Design cpu_core, start of the top module:
module cpu_core (
    input  wire        clk,
    input  wire        rst_n,
    output reg         bus_valid,
    output reg         bus_write,
    output reg  [18:0] bus_addr,
    output reg  [18:0] bus_wdata,
    input  wire [18:0] bus_rdata
);
clock: 24.7 ns
lec_check: 0
cap_margin: 20
core_margin: 2
core_utilization: 58
setup_slack_margin: 5.0
slew_margin: 20
run.sh (not shown) runs the stock make flow with config.mk's settings and CLKGATE_MAP_FILE=.
The first run ended with an error in global routing, error GRT-0232.
Next try:
Settings changed: ABC_AREA set to 1, CORE_UTILIZATION 58 to 72, SETUP_SLACK_MARGIN 5.0 to unset.
Clock period 24.7 ns to 54.9 ns, I/O delays scaled along.
With this change the flow passed the timing, DRC and antenna checks.
Area after synthesis goes down slightly.
Die area goes down by about a fifth.
Synthesized cell count rose by about a fifth.

* * *

## job 101
cpu_core again, from the RTL that the note above started with.
Settings: LEC_CHECK=0, ABC_AREA=1, CAP_MARGIN=20, CELL_PAD_IN_SITES_GLOBAL_PLACEMENT=3, CORE_ASPECT_RATIO=0.93, CORE_MARGIN=2, CORE_UTILIZATION=62, CTS_CLUSTER_DIAMETER=343, GPL_ROUTABILITY_DRIVEN=1, GPL_TIMING_DRIVEN=0, MIN_ROUTING_LAYER=met2, SETUP_SLACK_MARGIN=2.5, SLEW_MARGIN=30, TNS_END_PERCENT=55; clock period 43.2 ns.
Flow for job 101 halted at global placement without I/O, error code GPL-0301.
--- input diff job 101..job 102 ---
- a deleted MIN_ROUTING_LAYER that had been met2
- a deleted SETUP_SLACK_MARGIN that had been 2.5
- a deleted TNS_END_PERCENT that had been 55
- a deleted CORE_ASPECT_RATIO that had been 0.93
- a deleted GPL_ROUTABILITY_DRIVEN that had been 1
- a change of CORE_UTILIZATION from 62 to 67
- a change of SLEW_MARGIN from 30 to 20
- a deleted CTS_CLUSTER_DIAMETER that had been 343
- a deleted GPL_TIMING_DRIVEN that had been 0
- a deleted CELL_PAD_IN_SITES_GLOBAL_PLACEMENT that had been 3
- an added PLACE_DENSITY of 0.37
- a change of the clock period (ns, I/O delays scaled along) from 43.2 to 54.9
Job 102: PASS, flow complete, no timing, DRC or antenna violations. Job 101 terminated abnormally: global placement without I/O reported GPL-0301. Diff job 102..job 101 | chip area from the yosys synthesis statistics | unchanged. Job 102 -> job 101: post-synthesis compound-gate area fraction delta 0, exact match. Core utilization at floorplan: job 101 and job 102 compared, lower one is job 101. In the metrics for job 101 and job 102, the one carrying the lower placeable core area is job 102.
Setup changes, job 102 to job 103
- CORE_UTILIZATION changed from 67 to 40
- PLACE_DENSITY removed (was 0.37)
- ABC_AREA removed (was 1)
- the clock period (ns, I/O delays scaled along) changed from 54.9 to 44.3
Results
- Job 102 has higher number of flip-flops and latches than job 103.
- Total detailed-routing wirelength grows by more than a quarter when moving from job 102 to job 103.
- Setup slack (higher): job 102
- The master of the slowest instance on the critical path comes out sky130_fd_sc_hd__or4b_2 in one run and sky130_fd_sc_hd__dfrtp_4 in the other, namely in job 103 and job 102 respectively.
Input changes introduced in job 104 (baseline for comparison: job 103):
- setting MAX_ROUTING_LAYER to met4 for the first time
- setting SETUP_SLACK_MARGIN to 5.0 for the first time
- changing CORE_UTILIZATION from 40 to 66
- changing the clock period (ns, I/O delays scaled along) from 44.3 to 42.2
### Flow results
- In job 104 the implementation completed, yet the final layout does not meet the checks, the culprit being capacitance limit, slew limit, setup timing.
- Per the comparison of job 104 with job 103, area growth from synthesis to layout now sits higher, utilization higher, clock network contribution to total cell area about even, share of the final layout cell area in sequential cells lower.
- Vias per cell was lower in the run labelled job 103.
Edits applied to the flow inputs when going from job 104 to job 105:
- SETUP_SLACK_MARGIN no longer set, was 5.0
- CORE_UTILIZATION now 40, was 66
- GPL_ROUTABILITY_DRIVEN now 0, previously not set
- TNS_END_PERCENT now 95, previously not set
- CORE_MARGIN now 8, was 2
- MAX_ROUTING_LAYER no longer set, was met4
- the clock period (ns, I/O delays scaled along) now 45.0, was 42.2
==> comparison <==
Job 105 reached the end of the flow, and the finished layout is clean on the timing, DRC and antenna checks. Job 104 finished every stage; the final checks, however, were not passed, the failures being capacitance limit, slew limit, setup timing. The final-layout worst hold slack of job 105 is lower than that of job 104. Routed wire length delta for job 105 relative to job 104: 12% lower. Compared with job 104, total via count in the routed design in job 105 decreased by more than 10%. From job 104 to job 105, yosys stat cell total did not move at all. Job 105 against job 104: final core utilization lost 38 points, share of the final layout cell area in sequential cells +1.2 points, static leakage decreased about 7%.

* * *

job 8046:
The RTL this note starts from:
==> flow/design.v <==
module if_stage (
    input  wire        clk,
    input  wire        rst_n,
    input  wire        stall,
    input  wire        branch_taken,
    input  wire [18:0] branch_target,
    output reg         ibus_valid,
    output reg  [18:0] ibus_addr,
    input  wire [18:0] ibus_rdata,
    output reg  [18:0] pc,
    output reg  [18:0] instruction
);
    always @(posedge clk or negedge rst_n) begin
        if (!rst_n) begin
            pc          <= 19'd0;
            ibus_valid  <= 1'b0;
        end
        else if (!stall) begin
            pc <= branch_taken ? branch_target : pc + 19'd1;
            ibus_valid <= 1'b1;
            ibus_addr  <= pc;
        end
    end
    always @(posedge clk or negedge rst_n) begin
        if (!rst_n)
            instruction <= 19'd0;
        else if (ibus_valid)
            instruction <= ibus_rdata;
    end
endmodule
module id_stage(
    input [18:0] instruction,
    output [4:0] opcode,
    output [2:0] rd,
    output [2:0] rs1,
    output [2:0] rs2,
    output [14:0] immediate,
    output reg [1:0] prediction
);
    assign opcode = instruction[18:14];
    assign rd = instruction[13:11];
    assign rs1 = instruction[10:8];
    assign rs2 = instruction[7:5];
    assign immediate = instruction[14:0];
    always @(*) begin
        case(opcode)
            5'b01010, 5'b01011, 5'b01100: prediction = 2'b10;  
            default: prediction = 2'b00;  
        endcase
    end
endmodule
module regfile(
    input clk,
    input [2:0] rd_addr,
    input [2:0] rs1_addr,
    input [2:0] rs2_addr,
    input [18:0] wb_data,
    input reg_write,
    output [18:0] rs1_data,
    output [18:0] rs2_data
);
    reg [18:0] registers [0:7];
    always @(posedge clk) begin
        if (reg_write && rd_addr != 0)
            registers[rd_addr] <= wb_data;
    end
    assign rs1_data = (rs1_addr == 3'd0) ? 19'd0 : registers[rs1_addr];
    assign rs2_data = (rs2_addr == 3'd0) ? 19'd0 : registers[rs2_addr];
endmodule
module alu(
    input [4:0] opcode,
    input [18:0] operand_a,
    input [18:0] operand_b,
    output reg [18:0] result,
    output reg zero_flag,
    output reg div_by_zero
);
    always @(*) begin
        result = 19'd0;
        div_by_zero = 1'b0;
        case(opcode)
            5'b00000: result = operand_a + operand_b;
            5'b00001: result = operand_a - operand_b;
            5'b00010: result = operand_a * operand_b;
            5'b00011: begin
                div_by_zero = (operand_b == 0);
                result = (operand_b == 0) ? 19'h7FFFF : operand_a / operand_b;
            end
            5'b00100: result = operand_a & operand_b;
            5'b00101: result = operand_a | operand_b;
            5'b00110: result = operand_a ^ operand_b;
            5'b00111: result = ~operand_a;
            5'b01000: result = operand_a + 1;
            5'b01001: result = operand_a - 1;
        endcase
        zero_flag = (result == 0);
    end
endmodule
module cpu_core (
    input  wire        clk,
    input  wire        rst_n,
    output reg         bus_valid,
    output reg         bus_write,
    output reg  [18:0] bus_addr,
    output reg  [18:0] bus_wdata,
    input  wire [18:0] bus_rdata
);
    wire [18:0] if_pc;
    wire [18:0] if_instr;
    wire [4:0]  opcode;
    wire [2:0]  rd, rs1, rs2;
    wire [14:0] imm;
    wire [18:0] rs1_data, rs2_data;
    wire [18:0] alu_result;
    wire        zero_flag;
    wire        div_by_zero;
    wire [18:0] wb_data;
    wire        reg_write;
    wire is_load  = (opcode == 5'b01000);
    wire is_store = (opcode == 5'b01001);
    wire mem_access = is_load | is_store;
    if_stage ifs (
        .clk(clk),
        .rst_n(rst_n),
        .stall(mem_access),           
        .branch_taken(1'b0),
        .branch_target(19'd0),
        .ibus_valid(),                
        .ibus_addr(),                 
        .ibus_rdata(bus_rdata),
        .pc(if_pc),
        .instruction(if_instr)
    );
    id_stage id (
        .instruction(if_instr),
        .opcode(opcode),
        .rd(rd),
        .rs1(rs1),
        .rs2(rs2),
        .immediate(imm),
        .prediction()
    );
    regfile rf (
        .clk(clk),
        .rd_addr(rd),
        .rs1_addr(rs1),
        .rs2_addr(rs2),
        .wb_data(wb_data),
        .reg_write(reg_write),
        .rs1_data(rs1_data),
        .rs2_data(rs2_data)
    );
    alu alu_u (
        .opcode(opcode),
        .operand_a(rs1_data),
        .operand_b(rs2_data),
        .result(alu_result),
        .zero_flag(zero_flag),
        .div_by_zero(div_by_zero)
    );
always @(*) begin
    bus_valid = mem_access;
    bus_write = is_store;
    bus_addr  = alu_result;
    bus_wdata = rs2_data;
end
    assign wb_data =
        (is_load)  ? bus_rdata :
                     alu_result;
    assign reg_write = ~is_store & ~is_load;
endmodule
Settings: LEC_CHECK=0, ABC_AREA=1, CAP_MARGIN=20, CORE_MARGIN=2, CORE_UTILIZATION=72, CTS_CLUSTER_DIAMETER=208, CTS_CLUSTER_SIZE=98, PLACE_DENSITY=0.42, SLEW_MARGIN=20, TNS_END_PERCENT=10; clock period 25.5 ns.
Stage in which a tool error killed job 8046: clock tree synthesis.
Here is what was changed in the inputs of job 1936 compared with job 8046.
# job 8046
export LEC_CHECK = 0
export ABC_AREA = 1
export CAP_MARGIN = 20
export CORE_MARGIN = 2
export CORE_UTILIZATION = 72
export CTS_CLUSTER_DIAMETER = 208
export CTS_CLUSTER_SIZE = 98
export PLACE_DENSITY = 0.42
export SLEW_MARGIN = 20
export TNS_END_PERCENT = 10
create_clock -name core_clock -period 25.5 [get_ports {clk}]
# job 1936
export LEC_CHECK = 0
export CAP_MARGIN = 20
export CORE_MARGIN = 2
export CORE_UTILIZATION = 40
export SLEW_MARGIN = 20
create_clock -name core_clock -period 45.0 [get_ports {clk}]
==> comparison <==
Prevailing logic family in the synthesized netlist: simple AND/OR/NAND/NOR gates -> job 8046, adder cells -> job 1936. Die: job 1936 bigger than job 8046. Xor and xnor area share after synthesis came out lower on job 1936 than on job 8046. Job 1936 reached the end of the flow, and the finished layout is clean on the timing, DRC and antenna checks. The run showing the greater chip area estimate from yosys synthesis is job 1936. | area share of and/or/nand/nor cells after synthesis | higher: job 8046 |. Cmp job 1936 and job 8046 / weighted congestion at the end of routability-driven global placement / lower: job 1936. Job 1936 against job 8046: per-instance average area after synthesis saw an increase; starting density of the core dropped 33 points.
## Diff of input files: job 9697 against job 1936
# job 1936
export LEC_CHECK = 0
export CAP_MARGIN = 20
export CORE_MARGIN = 2
export CORE_UTILIZATION = 40
export SLEW_MARGIN = 20
create_clock -name core_clock -period 45.0 [get_ports {clk}]
# job 9697
export LEC_CHECK = 0
export CAP_MARGIN = 5
export CELL_PAD_IN_SITES_DETAIL_PLACEMENT = 2
export CELL_PAD_IN_SITES_GLOBAL_PLACEMENT = 1
export CORE_MARGIN = 8
export CORE_UTILIZATION = 59
export CTS_CLUSTER_DIAMETER = 206
export GPL_ROUTABILITY_DRIVEN = 1
export HOLD_SLACK_MARGIN = 0.3
export MIN_ROUTING_LAYER = met2
export PLACE_DENSITY_LB_ADDON = 0.07
export SETUP_SLACK_MARGIN = 3.52
export SLEW_MARGIN = 20
export TNS_END_PERCENT = 95
create_clock -name core_clock -period 45.0 [get_ports {clk}]
Notes after the runs:
- Job 1936 and job 9697 ended up with roughly the same mux share of post-synthesis cell area.
- Compared with job 1936, in job 9697 area of the die shrank by 24%; initial cell density of the core grew by 19 points.
- As far as cell area after synthesis goes, job 9697 and job 1936 are indistinguishable; the numbers are identical.
- For job 9697, the flow was terminated by a tool error in detailed placement and produced no final design.
- Y dimension of the die: job 9697 lower than job 1936
Edits applied to the flow inputs when going from job 9697 to job 9144:
# job 9697
export LEC_CHECK = 0
export CAP_MARGIN = 5
export CELL_PAD_IN_SITES_DETAIL_PLACEMENT = 2
export CELL_PAD_IN_SITES_GLOBAL_PLACEMENT = 1
export CORE_MARGIN = 8
export CORE_UTILIZATION = 59
export CTS_CLUSTER_DIAMETER = 206
export GPL_ROUTABILITY_DRIVEN = 1
export HOLD_SLACK_MARGIN = 0.3
export MIN_ROUTING_LAYER = met2
export PLACE_DENSITY_LB_ADDON = 0.07
export SETUP_SLACK_MARGIN = 3.52
export SLEW_MARGIN = 20
export TNS_END_PERCENT = 95
create_clock -name core_clock -period 45.0 [get_ports {clk}]
# job 9144
export LEC_CHECK = 0
export CAP_MARGIN = 5
export CORE_MARGIN = 3
export CORE_UTILIZATION = 59
export GPL_ROUTABILITY_DRIVEN = 0
export HOLD_SLACK_MARGIN = 0.3
export PLACE_DENSITY_LB_ADDON = 0.07
export SETUP_SLACK_MARGIN = 3.52
export SLEW_MARGIN = 20
export TNS_END_PERCENT = 95
create_clock -name core_clock -period 45.0 [get_ports {clk}]
Notes after the runs:
- Job 9144 finished every stage and its layout cleared the timing, DRC and antenna checks.
- Relative to job 9697, the vertical die size of job 9144 is lower by 4.4%.
- Taking job 9697 as the reference, in job 9144 cell count in the Yosys report has remained practically unchanged, area share of xor/xnor cells in the synthesized design held steady, core box area saw a decrease, fraction of registers with async set or reset after synthesis level.
- Count of mapped cells out of synthesis: job 9144 vs job 9697 identical
- Re horizontal die dimension: job 9697 was higher than job 9144.
- Summary of job 9144 over job 9697: row count dropped 1; floorplan-stage core utilization climbed 0.78 points.
- From job 9697 to job 9144 the numbers moved as follows: total die size -8.6%; synthesized area ~0 delta.
Power is estimated from default activity; no workload was simulated.
